==> inputs of indigo <==
==> flow/design.v <==
module video_sync_generator(reset,
                            vga_clk,
                            blank_n,
                            HS,
                            VS);
input reset;
input vga_clk;
output reg blank_n;
output reg HS;
output reg VS;
parameter hori_line  = 800;                           
parameter hori_back  = 144;
parameter hori_front = 16;
parameter vert_line  = 525;
parameter vert_back  = 34;
parameter vert_front = 11;
parameter H_sync_cycle = 96;
parameter V_sync_cycle = 2;
reg [10:0] h_cnt;
reg [9:0]  v_cnt;
wire cHD,cVD,cDEN,hori_valid,vert_valid;
always@(posedge vga_clk,posedge reset)
begin
  if (reset)
  begin
     h_cnt<=11'd0;
     v_cnt<=10'd0;
  end
    else
    begin
      if (h_cnt==hori_line-1)
      begin 
         h_cnt<=11'd0;
         if (v_cnt==vert_line-1)
            v_cnt<=10'd0;
         else
            v_cnt<=v_cnt+1;
      end
      else
         h_cnt<=h_cnt+1;
    end
end
assign cHD = (h_cnt<H_sync_cycle)?1'b0:1'b1;
assign cVD = (v_cnt<V_sync_cycle)?1'b0:1'b1;
assign hori_valid = (h_cnt<(hori_line-hori_front)&& h_cnt>=hori_back)?1'b1:1'b0;
assign vert_valid = (v_cnt<(vert_line-vert_front)&& v_cnt>=vert_back)?1'b1:1'b0;
assign cDEN = hori_valid && vert_valid;
always@(posedge vga_clk)
begin
  HS<=cHD;
  VS<=cVD;
  blank_n<=cDEN;
end
endmodule
module mem_saida_seq(
    input [18:0] endereco,
    output [23:0] data_out);
wire [9:0] px = endereco % 19'd640;
wire [8:0] py = endereco / 19'd640;
wire faixa = ((py / 9'd10) % 2'd2) == 1'b1;  
reg [2:0] pixel;
always @(*) begin
    if (px < 10'd120 || px >= 10'd520)
        pixel = 3'b011;                        
    else if (px < 10'd128 || px >= 10'd512)
        pixel = faixa ? 3'b100 : 3'b111;       
    else if (px == 10'd223 || px == 10'd319 || px == 10'd414)
        pixel = 3'b111;                        
    else
        pixel = 3'b000;                        
end
assign data_out[23:16] = {8{pixel[2]}};  
assign data_out[15:8]  = {8{pixel[1]}};  
assign data_out[7:0]   = {8{pixel[0]}};  
endmodule
module draw_dynamic_cars(
input clk,
    input [18:0] addr,         
    input [23:0] bgr_data_in,
    input [5:0] CAR_WIDTH,
    input [5:0] CAR_HEIGHT,
    input [10:0] SCREEN_WIDTH,
    input [9:0] SCREEN_HEIGHT,
    input [9:0] car_user_x,
    input [8:0] CAR_USER_Y,            
    input [9:0] car2_x,               
    input [9:0] car2_y,               
    input [9:0] car3_x,               
    input [9:0] car3_y,
    input SHOW_CARS,
    output reg [23:0] bgr_data_out           
);
    wire [9:0] pixel_x = addr % SCREEN_WIDTH;
    wire [8:0] pixel_y = addr / SCREEN_WIDTH;
    always @(posedge clk) begin
		if (SHOW_CARS) begin
        	if (pixel_x >= car_user_x && pixel_x < car_user_x + CAR_WIDTH &&
            	    pixel_y >= CAR_USER_Y && pixel_y < CAR_USER_Y + CAR_HEIGHT) begin
			if (pixel_y <= (CAR_USER_Y + 1) && ((pixel_x <= (car_user_x + 4) &&
			    pixel_x >= (car_user_x + 3)) || (pixel_x <= (car_user_x + 19) && pixel_x >= (car_user_x + 18))))
				bgr_data_out = 24'hFFFFFF;
			else if ((pixel_y <= CAR_USER_Y + 10) && (pixel_y >= CAR_USER_Y + 7) && 
				(pixel_x <= car_user_x + 17) && (pixel_x >= car_user_x + 5))
				bgr_data_out = 24'hFFFFFF;
			else if ((pixel_y <= CAR_USER_Y + 29) && (pixel_y >= CAR_USER_Y + 27) && 
				(pixel_x <= car_user_x + 16) && (pixel_x >= car_user_x + 6))
				bgr_data_out = 24'hFFFFFF;
			else if (pixel_x == car_user_x + 2 || pixel_x == car_user_x + 3 ||
				 pixel_x == car_user_x + 19 || pixel_x == car_user_x + 20) begin
				if ((pixel_x == car_user_x + 2 || pixel_x == car_user_x + 20) && ((pixel_y <= CAR_USER_Y + 23)&&
				(pixel_y >= CAR_USER_Y + 13)))
				bgr_data_out = 24'hFFFFFF;
				else if ((pixel_x == car_user_x + 3 || pixel_x == car_user_x + 19) && ((pixel_y <= CAR_USER_Y + 24)&&
				(pixel_y >= CAR_USER_Y + 12)))
				bgr_data_out = 24'hFFFFFF;
				else bgr_data_out = 24'h007BFF;
			end
			else if (((pixel_y <= CAR_USER_Y + 6) && (pixel_y >= CAR_USER_Y + 3)) || 
				((pixel_y <= CAR_USER_Y + 32) && (pixel_y >= CAR_USER_Y + 29))) begin
				if (pixel_x == car_user_x || pixel_x == (car_user_x + CAR_WIDTH - 1)) 
					bgr_data_out = 24'h555555;
				else bgr_data_out = 24'h007BFF;
			end
			else if (((pixel_y == CAR_USER_Y) || (pixel_y == (CAR_USER_Y + CAR_HEIGHT - 1))) &&
    			   ((pixel_x == car_user_x) || (pixel_x == (car_user_x + CAR_WIDTH - 1)))) begin
    				bgr_data_out = 24'h000000;
			end
			else bgr_data_out = 24'h007BFF;
        	end
		else if ((pixel_y == CAR_USER_Y + 8) && (pixel_x == (car_user_x - 1) || pixel_x == (car_user_x + CAR_WIDTH))) 
			bgr_data_out = 24'h007BFF;
        	else if (pixel_x >= car2_x && pixel_x < car2_x + CAR_WIDTH &&
                	pixel_y >= car2_y && pixel_y < car2_y + CAR_HEIGHT && car2_y > 0) begin
			begin
				if (pixel_y <= (car2_y + 1) && ((pixel_x <= (car2_x + 4) &&
			    	    pixel_x >= (car2_x + 3)) || (pixel_x <= (car2_x + 19) && pixel_x >= (car2_x + 18))))
					bgr_data_out = 24'hFFFFFF;
				else if ((pixel_y <= car2_y + 10) && (pixel_y >= car2_y + 7) && 
				        (pixel_x <= car2_x + 17) && (pixel_x >= car2_x + 5))
					bgr_data_out = 24'hFFFFFF;
				else if ((pixel_y <= car2_y + 29) && (pixel_y >= car2_y + 27) && 
				        (pixel_x <= car2_x + 16) && (pixel_x >= car2_x + 6))
					bgr_data_out = 24'hFFFFFF;
				else if (pixel_x == car2_x + 2 || pixel_x == car2_x + 3 ||
				 	pixel_x == car2_x + 19 || pixel_x == car2_x + 20) begin
					if ((pixel_x == car2_x + 2 || pixel_x == car2_x + 20) && ((pixel_y <= car2_y + 23)&&
				   	   (pixel_y >= car2_y + 13)))
						bgr_data_out = 24'hFFFFFF;
					else if ((pixel_x == car2_x + 3 || pixel_x == car2_x + 19) && ((pixel_y <= car2_y + 24)&&
				        	(pixel_y >= car2_y + 12)))
						bgr_data_out = 24'hFFFFFF;
					else bgr_data_out = 24'hFF4500;
				end
				else if (((pixel_y <= car2_y + 6) && (pixel_y >= car2_y + 3)) || 
					((pixel_y <= car2_y + 32) && (pixel_y >= car2_y + 29))) begin
					if (pixel_x == car2_x || pixel_x == (car2_x + CAR_WIDTH - 1)) 
						bgr_data_out = 24'h555555;
					else bgr_data_out = 24'hFF4500;
				end
				else if (((pixel_y == car2_y) || (pixel_y == (car2_y + CAR_HEIGHT - 1))) &&
    			   		((pixel_x == car2_x) || (pixel_x == (car2_x + CAR_WIDTH - 1)))) begin
    					bgr_data_out = 24'h000000;
				end
				else bgr_data_out = 24'hFF4500;
			end
        	end
		else if ((pixel_y == car2_y + 8) && (pixel_x == (car2_x - 1) || pixel_x == (car2_x + CAR_WIDTH))) 
			bgr_data_out = 24'hFF4500;
        	else if (pixel_x >= car3_x && pixel_x < car3_x + CAR_WIDTH &&
                	pixel_y >= car3_y && pixel_y < car3_y + CAR_HEIGHT) begin
			if (pixel_y <= (car3_y + 1) && ((pixel_x <= (car3_x + 4) &&
			   pixel_x >= (car3_x + 3)) || (pixel_x <= (car3_x + 19) && pixel_x >= (car3_x + 18))))
				bgr_data_out = 24'hFFFFFF;
			else if ((pixel_y <= car3_y + 10) && (pixel_y >= car3_y + 7) && 
				(pixel_x <= car3_x + 17) && (pixel_x >= car3_x + 5))
				bgr_data_out = 24'hFFFFFF;
			else if ((pixel_y <= car3_y + 29) && (pixel_y >= car3_y + 27) && 
				(pixel_x <= car3_x + 16) && (pixel_x >= car3_x + 6))
				bgr_data_out = 24'hFFFFFF;
			else if (pixel_x == car3_x + 2 || pixel_x == car3_x + 3 ||
				 pixel_x == car3_x + 19 || pixel_x == car3_x + 20) begin
				if ((pixel_x == car3_x + 2 || pixel_x == car3_x + 20) && ((pixel_y <= car3_y + 23)&&
				  (pixel_y >= car3_y + 13)))
					bgr_data_out = 24'hFFFFFF;
				else if ((pixel_x == car3_x + 3 || pixel_x == car3_x + 19) && ((pixel_y <= car3_y + 24)&&
				        (pixel_y >= car3_y + 12)))
					bgr_data_out = 24'hFFFFFF;
				else bgr_data_out = 24'hFF4500;
			end
			else if (((pixel_y <= car3_y + 6) && (pixel_y >= car3_y + 3)) || 
				((pixel_y <= car3_y + 32) && (pixel_y >= car3_y + 29))) begin
				if (pixel_x == car3_x || pixel_x == (car3_x + CAR_WIDTH - 1)) 
					bgr_data_out = 24'h555555;
				else bgr_data_out = 24'hFF4500;
			end
			else if (((pixel_y == car3_y) || (pixel_y == (car3_y + CAR_HEIGHT - 1))) &&
    			   	((pixel_x == car3_x) || (pixel_x == (car3_x + CAR_WIDTH - 1)))) begin
    				bgr_data_out = 24'h000000;
			end
			else bgr_data_out = 24'hFF4500;
        	end
		else if ((pixel_y == car3_y + 8) && (pixel_x == (car3_x - 1) || pixel_x == (car3_x + CAR_WIDTH))) 
			bgr_data_out = 24'hFF4500;
		else bgr_data_out = bgr_data_in;
		end
		else bgr_data_out = bgr_data_in;
    end
endmodule
module enduro_video(iRST_n,
                    iVGA_CLK,
                    show_cars,
                    car_user_x,
                    car2_x,
                    car2_y,
                    car3_x,
                    car3_y,
                    oBLANK_n,
                    oHS,
                    oVS,
                    b_data,
                    g_data,
                    r_data);
input iRST_n;
input iVGA_CLK;
input show_cars;
input [9:0] car_user_x;
input [9:0] car2_x;
input [9:0] car2_y;
input [9:0] car3_x;
input [9:0] car3_y;
output reg oBLANK_n;
output reg oHS;
output reg oVS;
output [7:0] b_data;
output [7:0] g_data;
output [7:0] r_data;
wire rst;
reg [18:0] ADDR;
wire [9:0] SCREEN_HEIGHT;
wire [10:0] SCREEN_WIDTH;
wire [5:0] CAR_WIDTH, CAR_HEIGHT;
wire [8:0] CAR_USER_Y;
wire [23:0] BGR_data_out;
assign SCREEN_HEIGHT = 10'd480;
assign SCREEN_WIDTH = 11'd640;
assign CAR_WIDTH = 6'd23;
assign CAR_HEIGHT = 6'd36;
assign CAR_USER_Y = SCREEN_HEIGHT - CAR_HEIGHT;
wire [23:0] bgr_data_raw;
wire cBLANK_n,cHS,cVS;
assign rst = ~iRST_n;
video_sync_generator LTM_ins (.vga_clk(iVGA_CLK),
                              .reset(rst),
                              .blank_n(cBLANK_n),
                              .HS(cHS),
                              .VS(cVS));
always@(posedge iVGA_CLK, negedge iRST_n)
begin
  if (!iRST_n)
     ADDR<=19'd0;
  else if (cHS==1'b0 && cVS==1'b0)
     ADDR<=19'd0;
  else if (cBLANK_n==1'b1)
     ADDR<=ADDR+1;
end
    draw_dynamic_cars draw_cars(
			.clk(iVGA_CLK),
        .addr(ADDR),
        .bgr_data_in(bgr_data_raw),
        .bgr_data_out(BGR_data_out),
			.SHOW_CARS(show_cars),
        .CAR_WIDTH(CAR_WIDTH),
        .CAR_HEIGHT(CAR_HEIGHT),
        .SCREEN_WIDTH(SCREEN_WIDTH),
        .SCREEN_HEIGHT(SCREEN_HEIGHT),
			.CAR_USER_Y(CAR_USER_Y),
        .car_user_x(car_user_x),
        .car2_x(car2_x),
        .car2_y(car2_y),
        .car3_x(car3_x),
        .car3_y(car3_y)
    );
mem_saida_seq memu0 (
    .endereco(ADDR),
	.data_out(bgr_data_raw)
);
assign b_data = BGR_data_out[7:0];
assign g_data = BGR_data_out[15:8];
assign r_data = BGR_data_out[23:16];
always@(posedge iVGA_CLK)
begin
  oHS<=cHS;
  oVS<=cVS;
  oBLANK_n<=cBLANK_n;
end
endmodule
==> flow/run.sh <==
#!/bin/bash
# the make line also repeats each setting of config.mk as NAME=value (left out here)
make -C /OpenROAD-flow-scripts/flow DESIGN_CONFIG=/design/flow/config.mk WORK_HOME=/design/flow/orfs CLKGATE_MAP_FILE= finish
==> flow/config.mk <==
export PLATFORM = sky130hd
export DESIGN_NAME = enduro_video
export DESIGN_NICKNAME = enduro_video
export VERILOG_FILES = /design/flow/design.v
export SDC_FILE = /design/flow/constraint.sdc
export NUM_CORES = 4
export LEC_CHECK = 0
export CAP_MARGIN = 20
export CORE_MARGIN = 2
export CORE_UTILIZATION = 72
export CTS_CLUSTER_DIAMETER = 29
export CTS_CLUSTER_SIZE = 15
export HOLD_SLACK_MARGIN = -0.08
export PLACE_DENSITY_LB_ADDON = 0.25
export SETUP_SLACK_MARGIN = 1.72
export SLEW_MARGIN = 20
==> flow/constraint.sdc <==
create_clock -name core_clock -period 7.16 [get_ports {iVGA_CLK}]
set_input_delay 1.4320 -clock core_clock [delete_from_list [all_inputs] [get_ports {iVGA_CLK}]]
set_output_delay 1.4320 -clock core_clock [all_outputs]
set_load 0.01 [all_outputs]
==> juniper: changes against indigo <==
Settings changed: CTS_CLUSTER_DIAMETER 29 to not set, CTS_CLUSTER_SIZE 15 to 23, PLACE_DENSITY_LB_ADDON 0.25 to 0.24, SETUP_SLACK_MARGIN 1.72 to not set.
==> flow/constraint.sdc (replaced) <==
create_clock -name core_clock -period 5.9 [get_ports {iVGA_CLK}]
set_input_delay 1.1800 -clock core_clock [delete_from_list [all_inputs] [get_ports {iVGA_CLK}]]
set_output_delay 1.1800 -clock core_clock [all_outputs]
set_load 0.01 [all_outputs]
==> quartz: changes against indigo <==
Settings changed: CORE_UTILIZATION 72 to 40, CTS_CLUSTER_DIAMETER 29 to 397, CTS_CLUSTER_SIZE 15 to 100, HOLD_SLACK_MARGIN -0.08 to not set, PLACE_DENSITY_LB_ADDON 0.25 to not set, SETUP_SLACK_MARGIN 1.72 to 4.46.
==> flow/constraint.sdc (replaced) <==
create_clock -name core_clock -period 15.0 [get_ports {iVGA_CLK}]
set_input_delay 3.0000 -clock core_clock [delete_from_list [all_inputs] [get_ports {iVGA_CLK}]]
set_output_delay 3.0000 -clock core_clock [all_outputs]
set_load 0.01 [all_outputs]
==> summary.rpt <==
=== SYNTHESIS / PLACE & ROUTE SUMMARY ===
----------------------------------------------------
[Hold path]
  Hold Crit Start ........................ LTM_ins.VS

[Timing]
  Sum of negative setup slack ........................ 0 ns
  Max-slew headroom ........................ 25.81%

[Cells and area]
  Buffers outside the clock class ........................ 265
  Share of the final layout cell area in sequential cells ........................ 4.475%

[Route]
  Amount of wire on met3 after detailed routing ........................ 12300 um
  Detailed-route vias per instance ........................ 7.147
  Topmost layer with routed signal wires ........................ met5

[Run status]
  Status ........................ complete, no violations

[Setup path]
  Number of buffers and inverters on the critical path ........................ 7
  Register-to-register setup slack ........................ 0.27 ns
  Start point of the critical path ........................ ADDR[15]

[Placed design]
  Area after DPL ........................ 27230 um^2

[Global route]
  Total global routing track utilization ........................ 48.42%

[Pwr]
  Clock power frac ........................ 18.0%

----------------------------------------------------
Source of the figures above: indigo

==> summary.rpt <==
=== SYNTHESIS / PLACE & ROUTE SUMMARY ===
----------------------------------------------------
[Timing]
  Max-slew headroom ........................ 31.25%
  Sum of negative setup slack ........................ 0 ns

[Cells and area]
  Share of the final layout cell area in sequential cells ........................ 4.661%
  Buffers outside the clock class ........................ 123

[Route]
  Topmost layer with routed signal wires ........................ met4
  Amount of wire on met3 after detailed routing ........................ 5520 um

[Setup path]
  Start point of the critical path ........................ car2_x[3]
  Register-to-register setup slack ........................ 6.57 ns
  Number of buffers and inverters on the critical path ........................ 1

[Run status]
  Status ........................ complete, no violations

[Hold path]
  Hold Crit Start ........................ LTM_ins.VS

[Placed design]
  Area after DPL ........................ 27000 um^2

----------------------------------------------------
Source of the figures above: quartz

==> summary.rpt <==
=== SYNTHESIS / PLACE & ROUTE SUMMARY ===
----------------------------------------------------
[Timing]
  Total of endpoints with negative setup slack in the final report ........................ 7
  Final setup margin ........................ -0.8002 ns
  Sum of negative setup slack ........................ -5.172 ns
  Max-slew headroom ........................ 27.62%

[Hold path]
  Hold Crit Start ........................ LTM_ins.HS

[Run status]
  Violated Checks ........................ negative setup slack
  Status ........................ complete, but fails checks

[Global route]
  Total global routing track utilization ........................ 50.85%

[Setup path]
  Number of buffers and inverters on the critical path ........................ 7

[Route]
  Amount of wire on met3 after detailed routing ........................ 13000 um

----------------------------------------------------
Source of the figures above: juniper

No activity file was given, so power comes from the tool's default toggle rates.
